Setup of exp/amber:
==> flow/design.v (excerpt) <==
module datapath(clk, rst, sw, seg0, seg1,seg2,seg3, mem_addr, mem_wdata, mem_we, mem_rdata);
	input clk, rst;
	input [3:0] sw;
	output [6:0] seg0,seg1,seg2,seg3;
	output [15:0] mem_addr;
	output [15:0] mem_wdata;
	output mem_we;
	input [15:0] mem_rdata;
	wire [15:0] rin, rout;
	wire wr_enable, ram_addr_sel, pcin, ram_out_ctrl, instr_ctrl, acc_enable, acc_out_ctrl, pc_enable, pc_out_ctrl, addsub, a_enable, xor_ctrl, cu_out_ctrl, mul_out_ctrl, mul_acc_out_ctrl, sr_sel, add_ctrl;
	wire[15:0] instr, bus, instr_address, cu_out, r0_out, r1_out,r2_out, r3_out, r4_out, r5_out, r6_out, r7_out, r8_out, r9_out,r10_out, r11_out, r12_out, r13_out, mul_acc_out, sp_out;
	wire [15:0] ra_in, acc_out, sr_out;
	reg [15:0] ram_address, sr_in;
	wire [15:0] ram_out;
	wire[1:0] sp_sel;
	wire[3:0] status_reg;
	sixteen_bit_reg instruction_register(.clk(clk),.rst(rst),.D(bus),.Q(instr),.enable(instr_ctrl));
	program_counter pc(.clk(clk),.rst(rst), .select(pcin), .bus(bus), .out(instr_address),.pc_enable(pc_enable));
	always@(ram_addr_sel or sp_out or instr_address) begin
		if (ram_addr_sel == 1'b1)
			ram_address <= sp_out;
		else 
			ram_address <= instr_address;
	end
	assign mem_addr = ram_address;
	assign mem_wdata = bus;
	assign mem_we = wr_enable;
	assign ram_out = mem_rdata;
	control_unit control_unit_inst
	(	
		.clk(clk), .rst(rst), .instr(instr), .rin(rin), 
		.rout(rout), .gin(acc_enable), .gout(acc_out_ctrl), .pcin(pcin), 
		.pcout(pc_out_ctrl), .addsub(addsub), .a_in(a_enable), 
		.xorctrl(xor_ctrl), .ctrl_out(cu_out_ctrl), 
		.out(cu_out),.ram_addr_sel(ram_addr_sel), .ram_out_ctrl(ram_out_ctrl), 
		.instr_enable(instr_ctrl),.pc_enable(pc_enable), .wr_enable(wr_enable), .sp_sel(sp_sel), .sr_sel(sr_sel), .current_status(sr_out[3:0]),
		.mul_out_ctrl(mul_out_ctrl), .mul_acc_out_ctrl(mul_acc_out_ctrl),
		.add_ctrl(add_ctrl)	
	);
	alu alu_inst(
		.clk(clk), .rst(rst), .a(bus),.a_enable(a_enable), 
		.b(bus), .addsub(addsub), .xor_ctrl(xor_ctrl), .acc_out(acc_out), .acc_enable(acc_enable)
		,.mul_acc_out(mul_acc_out), .mul_out_ctrl(mul_out_ctrl), .status_reg(status_reg), .add_ctrl(add_ctrl)
		);
  ...
Size: roughly 3,200 cells after synthesis, ~340 flip-flops, roughly 83 I/O pins, ~0.030 mm² of cells after synthesis.
export LEC_CHECK = 0
export CAP_MARGIN = 20
export CORE_MARGIN = 2
export CORE_UTILIZATION = 72
export CTS_CLUSTER_SIZE = 79
export MAX_ROUTING_LAYER = met4
export PLACE_DENSITY_LB_ADDON = 0.01
export SETUP_SLACK_MARGIN = -0.45
export SLEW_MARGIN = 20
create_clock -name core_clock -period 8.63 [get_ports {clk}]
run.sh (not shown) runs the stock make flow with config.mk's settings and CLKGATE_MAP_FILE=.
Complete run, failing final checks: exp/amber, reason negative setup slack.
Modified inputs, exp/quartz compared to exp/amber
- changing SETUP_SLACK_MARGIN from -0.45 to 2.74
- changing CTS_CLUSTER_SIZE from 79 to 49
- setting TNS_END_PERCENT to 5 for the first time
- changing the clock period (ns, I/O delays scaled along) from 8.63 to 9.24
Findings:
For exp/quartz, the flow was terminated by a tool error in global routing (5_1_grt) and produced no final design.
Reported for exp/quartz and exp/amber, post-synthesis area per instance turned out identical to the last digit.
The number of placed instances, taps included number comes out lower for exp/quartz vs exp/amber.
Compared with exp/amber, exp/quartz shows number of instances resized during post-cts repair that has gone up by more than 100%.
Higher number of buffers created by CTS goes to exp/amber over exp/quartz.
What exp/maple does differently from exp/quartz at the input level:
- CORE_UTILIZATION changed from 72 to 65
- TNS_END_PERCENT removed (was 5)
- PLACE_DENSITY_LB_ADDON removed (was 0.01)
- SETUP_SLACK_MARGIN changed from 2.74 to 1.14
- CTS_CLUSTER_SIZE removed (was 49)
- the clock period (ns, I/O delays scaled along) changed from 9.24 to 9.3
## What came out
- Both conditions hold for exp/maple: the flow ran to the end and the final layout passed the timing, design-rule and antenna checks.
- [compare] base=exp/quartz new=exp/maple: xor and xnor fraction of the mapped netlist area now sits at about the same level; number of cell rows rose about 5.4%; number of gates resized after cts went up; total half-perimeter wirelength after legalization and detailed placement has increased; synthesized cell count was more or less identical.
- Going from exp/quartz to exp/maple, total standard cell area after synthesis comparable, final weighted congestion in routability-driven placement decreased by 0.0035 relative to the old numbers.
Changes in exp/yarrow relative to exp/maple:
- MAX_ROUTING_LAYER: met4 -> unset
- CORE_UTILIZATION: 65 -> 61
- SETUP_SLACK_MARGIN: 1.14 -> 1.81
- the clock period (ns, I/O delays scaled along): 9.3 -> 6.19
Results
In exp/yarrow, placement row count is higher than in exp/maple. exp/maple went all the way through synthesis, placement and routing and the layout is clean on timing, DRC and antenna. exp/yarrow never completed; the flow aborted with a tool error in global routing (5_1_grt). Summary — initial cell density of the core, exp/yarrow relative to exp/maple: lower, by 3.6 points. Summary: with exp/maple as the reference, horizontal extent of the die in exp/yarrow moved up by a few percent. [compare] base=exp/maple new=exp/yarrow: setup fix buffers added after clock tree synthesis -2; final HPWL from detailed placement went up by about 16%; area fraction in full adders, half adders and majority gates barely changed; flip-flop and latch count after synthesis closely matched the old numbers.
[inputs] exp/harbor vs exp/yarrow
- a change of CORE_UTILIZATION from 61 to 58
- a change of SETUP_SLACK_MARGIN from 1.81 to -0.45
--- outcome ---
exp/harbor completed end to end; final checks failed (negative setup slack). Stage in which a tool error killed exp/yarrow: global routing (5_1_grt). | die area | lower: exp/yarrow |. In terms of detailed placer's ending HPWL, exp/harbor and exp/yarrow differ only marginally. Diff exp/harbor..exp/yarrow | synthesized cell count | unchanged. As far as area share of xor/xnor cells in the synthesized design goes, exp/harbor and exp/yarrow are indistinguishable; the numbers are identical.
Edits applied to the flow inputs when going from exp/harbor to exp/sierra:
- changing CORE_UTILIZATION from 58 to 40
- removing SETUP_SLACK_MARGIN (formerly -0.45)
- changing CORE_MARGIN from 2 to 4
- changing the clock period (ns, I/O delays scaled along) from 6.19 to 9.1
Notes after the runs:
- exp/sierra has completed all stages; timing, DRC and antenna checks passed.
- Sort exp/harbor and exp/sierra by overall track demand over capacity in global routing, descending, and exp/harbor comes first.
- Summary: final-layout worst hold slack, exp/sierra worse than exp/harbor
- Compared with exp/harbor, in exp/sierra worst-case headroom to the max-slew limit went up by 4.8 points; layout overhead on the synthesized area went down by 14 points; time the final worst path needs with I/O delays and setup went up by 0.039 ns.

build 89:
Starting RTL as in the previous note.
Settings: LEC_CHECK=0, CAP_MARGIN=10, CELL_PAD_IN_SITES_DETAIL_PLACEMENT=1, CELL_PAD_IN_SITES_GLOBAL_PLACEMENT=3, CORE_ASPECT_RATIO=1.05, CORE_MARGIN=2, CORE_UTILIZATION=31, CTS_CLUSTER_DIAMETER=359, GPL_ROUTABILITY_DRIVEN=0, GPL_TIMING_DRIVEN=0, PLACE_DENSITY=0.53, SLEW_MARGIN=20, TNS_END_PERCENT=55; clock period 13.8 ns.
[inputs] build 87 vs build 89
Settings: removing GPL_ROUTABILITY_DRIVEN (formerly 0); removing CELL_PAD_IN_SITES_GLOBAL_PLACEMENT (formerly 3); setting SETUP_SLACK_MARGIN to -0.45 for the first time; changing CAP_MARGIN from 10 to 20; removing GPL_TIMING_DRIVEN (formerly 0); removing CTS_CLUSTER_DIAMETER (formerly 359); changing CORE_UTILIZATION from 31 to 59; removing TNS_END_PERCENT (formerly 55); removing CELL_PAD_IN_SITES_DETAIL_PLACEMENT (formerly 1); removing PLACE_DENSITY (formerly 0.53); removing CORE_ASPECT_RATIO (formerly 1.05); changing the clock period (ns, I/O delays scaled along) from 13.8 to 6.19.
==> comparison <==
As of build 87, number of filler instances in the final layout had fallen by more than half compared to build 89.
In build 87, count of clock-buffer cells in the layout is lower than in build 89.
Relative to build 89, the non-clock buffer count measured on build 87 has increased by more than 100%.
Build 87 ends up with a number of instances resized during post-cts repair that is 170 higher than in build 89.
Sort build 87 and build 89 by final non-filler cell area, descending, and build 87 comes first.
From build 89 to build 87 the numbers moved as follows: global routing usage on met2 went up by 21 points, insertion delay of the later-clocked pin in the worst-skew pair went up by 0.02 ns.
Of build 87 and build 89, it is build 87 that has the lower sequential share of layout area.
The number of standard cells in the final layout excluding fillers was comparable across build 87 and build 89.
The layout from build 87, despite a flow that completed every stage, fails the layout checks, with the failing checks listed as max-capacitance violations, max-slew violations, negative setup slack.
Build 87 vs build 89 — synthesis-to-finish area growth rose 21 points.
Relative to build 89, largest fanout on the critical path decreased by 6 in build 87.
Setup changes, build 87 to build 29
Settings: MAX_ROUTING_LAYER now met4, previously not set; CORE_UTILIZATION now 65, was 59; SETUP_SLACK_MARGIN no longer set, was -0.45; the clock period (ns, I/O delays scaled along) now 7.9, was 6.19.
Results
- In build 29 the implementation ran to completion but is not tape-out ready, as the final checks report negative setup slack.
- Taking build 87 as 1.0, build 29 lands at 0.925 on instance area after placement.
- Build 29 — combined global-route utilization of all metal layers 4.0 points higher, build 87 as reference
- Build 29 vs build 87 — HPWL after detailed placement dropped by a few percent
- Relative to build 87, the maximum frequency of build 29 is lower by 0.77%.
- Build 29 vs. build 87: final critical-path setup slack went up by 1.64 ns.
> inputs changed (build 29 -> build 39)
Settings: SETUP_SLACK_MARGIN now -0.45, previously not set; CORE_UTILIZATION now 72, was 65; PLACE_DENSITY_LB_ADDON now 0.01, previously not set; the clock period (ns, I/O delays scaled along) now 8.86, was 7.9.
Results
Build 39: flow complete, layout not clean; failing: negative setup slack
Build 29: flow complete, layout not clean; failing: negative setup slack
Build 29 → build 39: slew at the pin closest to its max-slew limit -0.044 ns, core area -about 10%.
Between build 29 and build 39, the flow reports global-route wire length before repair decreasing by a few percent.
